## pe_tile_new_unq1
module pe_tile_new_unq1 (
clk,
config_addr,
config_data,
out_BUS16_S0_T0,
in_BUS16_S0_T0,
out_BUS16_S0_T1,
in_BUS16_S0_T1,
out_BUS16_S0_T2,
in_BUS16_S0_T2,
out_BUS16_S0_T3,
in_BUS16_S0_T3,
out_BUS16_S0_T4,
in_BUS16_S0_T4,
out_BUS16_S1_T0,
in_BUS16_S1_T0,
out_BUS16_S1_T1,
in_BUS16_S1_T1,
out_BUS16_S1_T2,
in_BUS16_S1_T2,
out_BUS16_S1_T3,
in_BUS16_S1_T3,
out_BUS16_S1_T4,
in_BUS16_S1_T4,
out_BUS16_S2_T0,
in_BUS16_S2_T0,
out_BUS16_S2_T1,
in_BUS16_S2_T1,
out_BUS16_S2_T2,
in_BUS16_S2_T2,
out_BUS16_S2_T3,
in_BUS16_S2_T3,
out_BUS16_S2_T4,
in_BUS16_S2_T4,
out_BUS16_S3_T0,
in_BUS16_S3_T0,
out_BUS16_S3_T1,
in_BUS16_S3_T1,
out_BUS16_S3_T2,
in_BUS16_S3_T2,
out_BUS16_S3_T3,
in_BUS16_S3_T3,
out_BUS16_S3_T4,
in_BUS16_S3_T4,
out_BUS1_S0_T0,
in_BUS1_S0_T0,
out_BUS1_S0_T1,
in_BUS1_S0_T1,
out_BUS1_S0_T2,
in_BUS1_S0_T2,
out_BUS1_S0_T3,
in_BUS1_S0_T3,
out_BUS1_S0_T4,
in_BUS1_S0_T4,
out_BUS1_S1_T0,
in_BUS1_S1_T0,
out_BUS1_S1_T1,
in_BUS1_S1_T1,
out_BUS1_S1_T2,
in_BUS1_S1_T2,
out_BUS1_S1_T3,
in_BUS1_S1_T3,
out_BUS1_S1_T4,
in_BUS1_S1_T4,
out_BUS1_S2_T0,
in_BUS1_S2_T0,
out_BUS1_S2_T1,
in_BUS1_S2_T1,
out_BUS1_S2_T2,
in_BUS1_S2_T2,
out_BUS1_S2_T3,
in_BUS1_S2_T3,
out_BUS1_S2_T4,
in_BUS1_S2_T4,
out_BUS1_S3_T0,
  ...
Size in the first run: roughly 550 flip-flops, about 760 I/O pins, about 50000 sq um of cells after synthesis.
clock: 11.1 ns
lec_check: 0
abc_area: 1
cap_margin: 20
core_margin: 2
core_utilization: 69
cts_cluster_size: 97
place_density: 0.37
slew_margin: 20
run.sh (not shown) runs the stock make flow with config.mk's settings and CLKGATE_MAP_FILE=.
The first run died in 5_1_grt (GRT-0116).
Edit:
--- a/flow/config.mk
+++ b/flow/config.mk
@@ -7,8 +7,5 @@
 export LEC_CHECK = 0
-export ABC_AREA = 1
 export CAP_MARGIN = 20
 export CORE_MARGIN = 2
-export CORE_UTILIZATION = 69
-export CTS_CLUSTER_SIZE = 97
-export PLACE_DENSITY = 0.37
+export CORE_UTILIZATION = 31
 export SLEW_MARGIN = 20
==> flow/constraint.sdc (replaced) <==
create_clock -name core_clock -period 24.9 [get_ports {clk}]
set_input_delay 4.9800 -clock core_clock [delete_from_list [all_inputs] [get_ports {clk}]]
set_output_delay 4.9800 -clock core_clock [all_outputs]
set_load 0.01 [all_outputs]
Result: This time the run went through all stages and came out clean; die area increases by about 130%; synthesized area increases by about 3%; synthesized cell count decreases by about 17%.
Edit:
--- a/flow/config.mk
+++ b/flow/config.mk
@@ -9,3 +9,3 @@
 export CORE_MARGIN = 2
-export CORE_UTILIZATION = 31
+export CORE_UTILIZATION = 40
 export SLEW_MARGIN = 20
==> flow/constraint.sdc (replaced) <==
create_clock -name core_clock -period 10.6 [get_ports {clk}]
set_input_delay 2.1200 -clock core_clock [delete_from_list [all_inputs] [get_ports {clk}]]
set_output_delay 2.1200 -clock core_clock [all_outputs]
set_load 0.01 [all_outputs]
What happened: With this change the flow finished but fails on negative setup slack; power is higher to 2.8 times its value; first-iteration DRC count went up by about a fifth; routed wire length climbs by a few percent; die size fell by about a fifth; synthesized area stays the same; worst hold slack degrades by 0.030 ns.


pe_tile_new_unq1 again, from the RTL that the note above started with.
==> flow/config.mk <==
export PLATFORM = sky130hd
export DESIGN_NAME = pe_tile_new_unq1
export DESIGN_NICKNAME = pe_tile_new_unq1
export VERILOG_FILES = /design/flow/design.v
export SDC_FILE = /design/flow/constraint.sdc
export NUM_CORES = 4
export LEC_CHECK = 0
export ABC_AREA = 1
export CAP_MARGIN = 20
export CORE_MARGIN = 2
export CORE_UTILIZATION = 72
export CTS_CLUSTER_DIAMETER = 174
export CTS_CLUSTER_SIZE = 97
export SLEW_MARGIN = 20
==> flow/constraint.sdc <==
create_clock -name core_clock -period 16.4 [get_ports {clk}]
set_input_delay 3.2800 -clock core_clock [delete_from_list [all_inputs] [get_ports {clk}]]
set_output_delay 3.2800 -clock core_clock [all_outputs]
set_load 0.01 [all_outputs]
The starting point never finished: it broke off in 5_1_grt.
Edit:
ABC_AREA = default   (was 1)
CORE_UTILIZATION = 31   (was 72)
CTS_CLUSTER_DIAMETER = default   (was 174)
CTS_CLUSTER_SIZE = default   (was 97)
clock period = 19.0 ns   (was 16.4 ns; I/O delays follow)
Result:
- The new run went through all stages and came out clean
- synthesized cell count shrinks by 17%
- synthesized area rises by about 3%
- die size rose by about 140%


pe_tile_new_unq1 again, from the RTL that the note above started with.
## pe_tile_new_unq1
module pe_tile_new_unq1 (
clk,
config_addr,
config_data,
out_BUS16_S0_T0,
in_BUS16_S0_T0,
out_BUS16_S0_T1,
in_BUS16_S0_T1,
out_BUS16_S0_T2,
in_BUS16_S0_T2,
out_BUS16_S0_T3,
in_BUS16_S0_T3,
out_BUS16_S0_T4,
in_BUS16_S0_T4,
out_BUS16_S1_T0,
in_BUS16_S1_T0,
out_BUS16_S1_T1,
in_BUS16_S1_T1,
out_BUS16_S1_T2,
in_BUS16_S1_T2,
out_BUS16_S1_T3,
in_BUS16_S1_T3,
out_BUS16_S1_T4,
in_BUS16_S1_T4,
out_BUS16_S2_T0,
in_BUS16_S2_T0,
out_BUS16_S2_T1,
in_BUS16_S2_T1,
out_BUS16_S2_T2,
in_BUS16_S2_T2,
out_BUS16_S2_T3,
in_BUS16_S2_T3,
out_BUS16_S2_T4,
in_BUS16_S2_T4,
out_BUS16_S3_T0,
in_BUS16_S3_T0,
out_BUS16_S3_T1,
in_BUS16_S3_T1,
out_BUS16_S3_T2,
in_BUS16_S3_T2,
out_BUS16_S3_T3,
in_BUS16_S3_T3,
out_BUS16_S3_T4,
in_BUS16_S3_T4,
out_BUS1_S0_T0,
in_BUS1_S0_T0,
out_BUS1_S0_T1,
in_BUS1_S0_T1,
out_BUS1_S0_T2,
in_BUS1_S0_T2,
out_BUS1_S0_T3,
in_BUS1_S0_T3,
out_BUS1_S0_T4,
in_BUS1_S0_T4,
out_BUS1_S1_T0,
in_BUS1_S1_T0,
out_BUS1_S1_T1,
in_BUS1_S1_T1,
out_BUS1_S1_T2,
in_BUS1_S1_T2,
out_BUS1_S1_T3,
in_BUS1_S1_T3,
out_BUS1_S1_T4,
in_BUS1_S1_T4,
out_BUS1_S2_T0,
in_BUS1_S2_T0,
out_BUS1_S2_T1,
in_BUS1_S2_T1,
out_BUS1_S2_T2,
in_BUS1_S2_T2,
out_BUS1_S2_T3,
in_BUS1_S2_T3,
out_BUS1_S2_T4,
in_BUS1_S2_T4,
out_BUS1_S3_T0,
in_BUS1_S3_T0,
out_BUS1_S3_T1,
in_BUS1_S3_T1,
out_BUS1_S3_T2,
in_BUS1_S3_T2,
out_BUS1_S3_T3,
in_BUS1_S3_T3,
out_BUS1_S3_T4,
in_BUS1_S3_T4,
reset,
tile_id
);
clock: 13.8 ns
lec_check: 0
abc_area: 1
cap_margin: 20
cell_pad_in_sites_global_placement: 2
core_margin: 2
core_utilization: 42
slew_margin: 20
tns_end_percent: 10
The baseline finished but fails on setup timing.
Change:
ABC_AREA = unset   (was 1)
CELL_PAD_IN_SITES_GLOBAL_PLACEMENT = unset   (was 2)
CORE_UTILIZATION = 40   (was 42)
TNS_END_PERCENT = unset   (was 10)
clock period = 19.0 ns   (was 13.8 ns; I/O delays follow)
Outcome:
- The changed run ran to the end with no violations
- area after synthesis climbs by 3.0%
- final area drops by about 8%
- sequential power drops by 27%
- die area climbs by about 8%
- power drops by about 40%
- via count drops by about 9%


Starting RTL as in the previous note.
clock: 20.0 ns
lec_check: 0
abc_area: 0
cap_margin: 40
cell_pad_in_sites_global_placement: 3
core_aspect_ratio: 0.86
core_margin: 4
core_utilization: 48
cts_cluster_diameter: 77
cts_cluster_size: 46
gpl_timing_driven: 0
hold_slack_margin: -0.07
max_routing_layer: met5
min_routing_layer: met2
slew_margin: 40
The first run ended with an error in global placement without I/O.
==> next run, changes <==
- ABC_AREA: 0 -> not set
- CAP_MARGIN: 40 -> 20
- CELL_PAD_IN_SITES_GLOBAL_PLACEMENT: 3 -> not set
- CORE_ASPECT_RATIO: 0.86 -> not set
- CORE_MARGIN: 4 -> 2
- CORE_UTILIZATION: 48 -> 45
- CTS_CLUSTER_DIAMETER: 77 -> not set
- CTS_CLUSTER_SIZE: 46 -> not set
- GPL_TIMING_DRIVEN: 0 -> not set
- HOLD_SLACK_MARGIN: -0.07 -> not set
- MAX_ROUTING_LAYER: met5 -> not set
- MIN_ROUTING_LAYER: met2 -> not set
- SLEW_MARGIN: 40 -> 20
- clock period: 20.0 -> 10.6 ns (I/O delays scaled with it)
Outcome: Now the flow reached the layout checks and failed them: setup timing; die size goes up by 4.0%; synthesized cell count is unchanged; area after synthesis is unchanged.
==> next run, changes <==
- CORE_UTILIZATION: 45 -> 55
- CTS_CLUSTER_DIAMETER: not set -> 42
- SETUP_SLACK_MARGIN: not set -> 2.77
- TNS_END_PERCENT: not set -> 5
=> Now the flow aborted during global routing, error GRT-0232. Area after synthesis does not change. Die area decreases by 18%. Synthesized cell count is unchanged.


Setup of job 2685:
pe_tile_new_unq1 again, from the RTL that the note above started with.
clock: 28.0 ns
lec_check: 0
abc_area: 0
cap_margin: 30
cell_pad_in_sites_detail_placement: 1
cell_pad_in_sites_global_placement: 1
core_aspect_ratio: 0.52
core_margin: 9
core_utilization: 45
cts_cluster_size: 43
gpl_routability_driven: 1
max_routing_layer: met5
min_routing_layer: met1
place_density_lb_addon: 0.25
setup_slack_margin: -0.24
slew_margin: 20
tns_end_percent: 55
Job 2685 closes out successfully: all stages finished, all timing, DRC and antenna checks passed.
The following lists how job 8334 was set up differently from job 2685:
- CELL_PAD_IN_SITES_DETAIL_PLACEMENT removed (was 1)
- CAP_MARGIN changed from 30 to 20
- CORE_MARGIN changed from 9 to 2
- CORE_ASPECT_RATIO removed (was 0.52)
- TNS_END_PERCENT removed (was 55)
- HOLD_SLACK_MARGIN newly set to 0.08
- SETUP_SLACK_MARGIN changed from -0.24 to 2.8
- the clock period (ns, I/O delays scaled along) changed from 28.0 to 10.6
==> comparison <==
Final checks on job 8334, whose flow otherwise completed, came back failing, citing setup timing.
Job 8334 ended up with sky130_fd_sc_hd__fa_1 as its highest-delay cell along the critical path; job 2685 ended up with sky130_fd_sc_hd__mux2i_1.
[job 8334 vs job 2685] synthesis-to-layout area growth: higher in job 8334
Job 2685 -> job 8334: non-clock buffer count increased by more than 100%
Diff job 2685 -> job 8334: clock network fraction of total power shrank by 2.7 points; final setup violation count picked up an extra 321.
Modified inputs, job 4084 compared to job 8334
- removing HOLD_SLACK_MARGIN (formerly 0.08)
- removing GPL_ROUTABILITY_DRIVEN (formerly 1)
- removing CELL_PAD_IN_SITES_GLOBAL_PLACEMENT (formerly 1)
- removing ABC_AREA (formerly 0)
- removing MAX_ROUTING_LAYER (formerly met5)
- removing MIN_ROUTING_LAYER (formerly met1)
- changing SETUP_SLACK_MARGIN from 2.8 to 2.77
- removing CTS_CLUSTER_SIZE (formerly 43)
- removing PLACE_DENSITY_LB_ADDON (formerly 0.25)
[summary]
Of job 4084 and job 8334, none finishes clean.
In job 8334 the implementation completed, yet the final layout does not meet the checks, the culprit being setup timing.
Fraction of area in multi-input gates: job 8334 vs job 4084, no meaningful difference
The post-route worst setup slack of job 4084 falls short of that of job 8334 by 0.20 ns.
On switching power share of the total: between job 4084 and job 8334, it ends up higher for job 8334.
Across both runs, global-route usage over all layers was lower for job 4084 than for job 8334.
On register-to-register slack, the higher figure sits with job 8334, not job 4084.
The flop share of the area in job 4084 sits 0.17 points above the value recorded for job 8334.
The final worst-path cycle share number comes out higher for job 4084 vs job 8334.
When job 4084 is set beside job 8334, its area overhead of the layout relative to synthesis turns out to be 1.8 points smaller.
For job 4870, these inputs were changed with respect to job 4084:
- SETUP_SLACK_MARGIN removed (was 2.77)
- CORE_UTILIZATION changed from 45 to 57
## What came out
- Re number of buffers added by the clock tree synthesis step: job 4870 is 3 down on job 4084.
- Delta (job 4870 minus job 4084): flip-flop and latch count after synthesis did not really move, overall die width down about 11%.
- The runs compared here, job 4084 and job 4870, all ended either early or with open violations.
- Complete run, failing final checks: job 4084, reason setup timing.
### job 4870 -> job 3548
- CORE_UTILIZATION: 57 -> 58
Findings:
Job 3548 and job 4870: no clean run. Job 3548 got as far as global routing (5_1_grt), where a tool error ended the run. Job 4870 got as far as global routing (5_1_grt), where a tool error ended the run. Delta (job 3548 minus job 4870): XOR/XNOR share of the synthesized area level, netlist area before placement was more or less identical, placeable core area lower, number of core rows went down by 1. Basic-gate share of the synthesized area counting and, or, nand and nor cells: job 3548 vs job 4870 identical. Looking at deepest level of the CTS H-tree, job 3548 sits 1 below job 4870. Comparing job 3548 and job 4870, the higher effective utilization at floorplan is on job 3548. Compared job 3548 against job 4870; standard cell area after detailed placement within noise. Sort job 3548 and job 4870 by worst slack at placement desc -> top: job 4870. Taking job 4870 as the reference point, the chip area of job 3548 falls by about 1.7%.
Changes in job 1018 relative to job 3548:
- SETUP_SLACK_MARGIN: unset -> 2.8
- CORE_UTILIZATION: 58 -> 46
==> results <==
Floorplan check, job 1018 vs job 3548: die outline larger in job 1018
From job 3548 to job 1018, largest buffer count on any clock path did not move at all.
Against job 3548, job 1018 reports a final weighted congestion in routability-driven placement that is lower.
Lower H-tree depth was reported by job 3548, not job 1018.
From job 3548 to job 1018, xor/xnor share of the synthesized area did not move at all.
Cmp job 1018 and job 3548 / placed wire-length estimate / lower: job 3548
Job 1018: complete, dirty (setup timing)
Job 1018 vs. job 3548: total cell area reported by yosys after synthesis roughly the same; number of cell rows now sits higher; die boundary height higher.
Power and IR drop assume default switching activity.
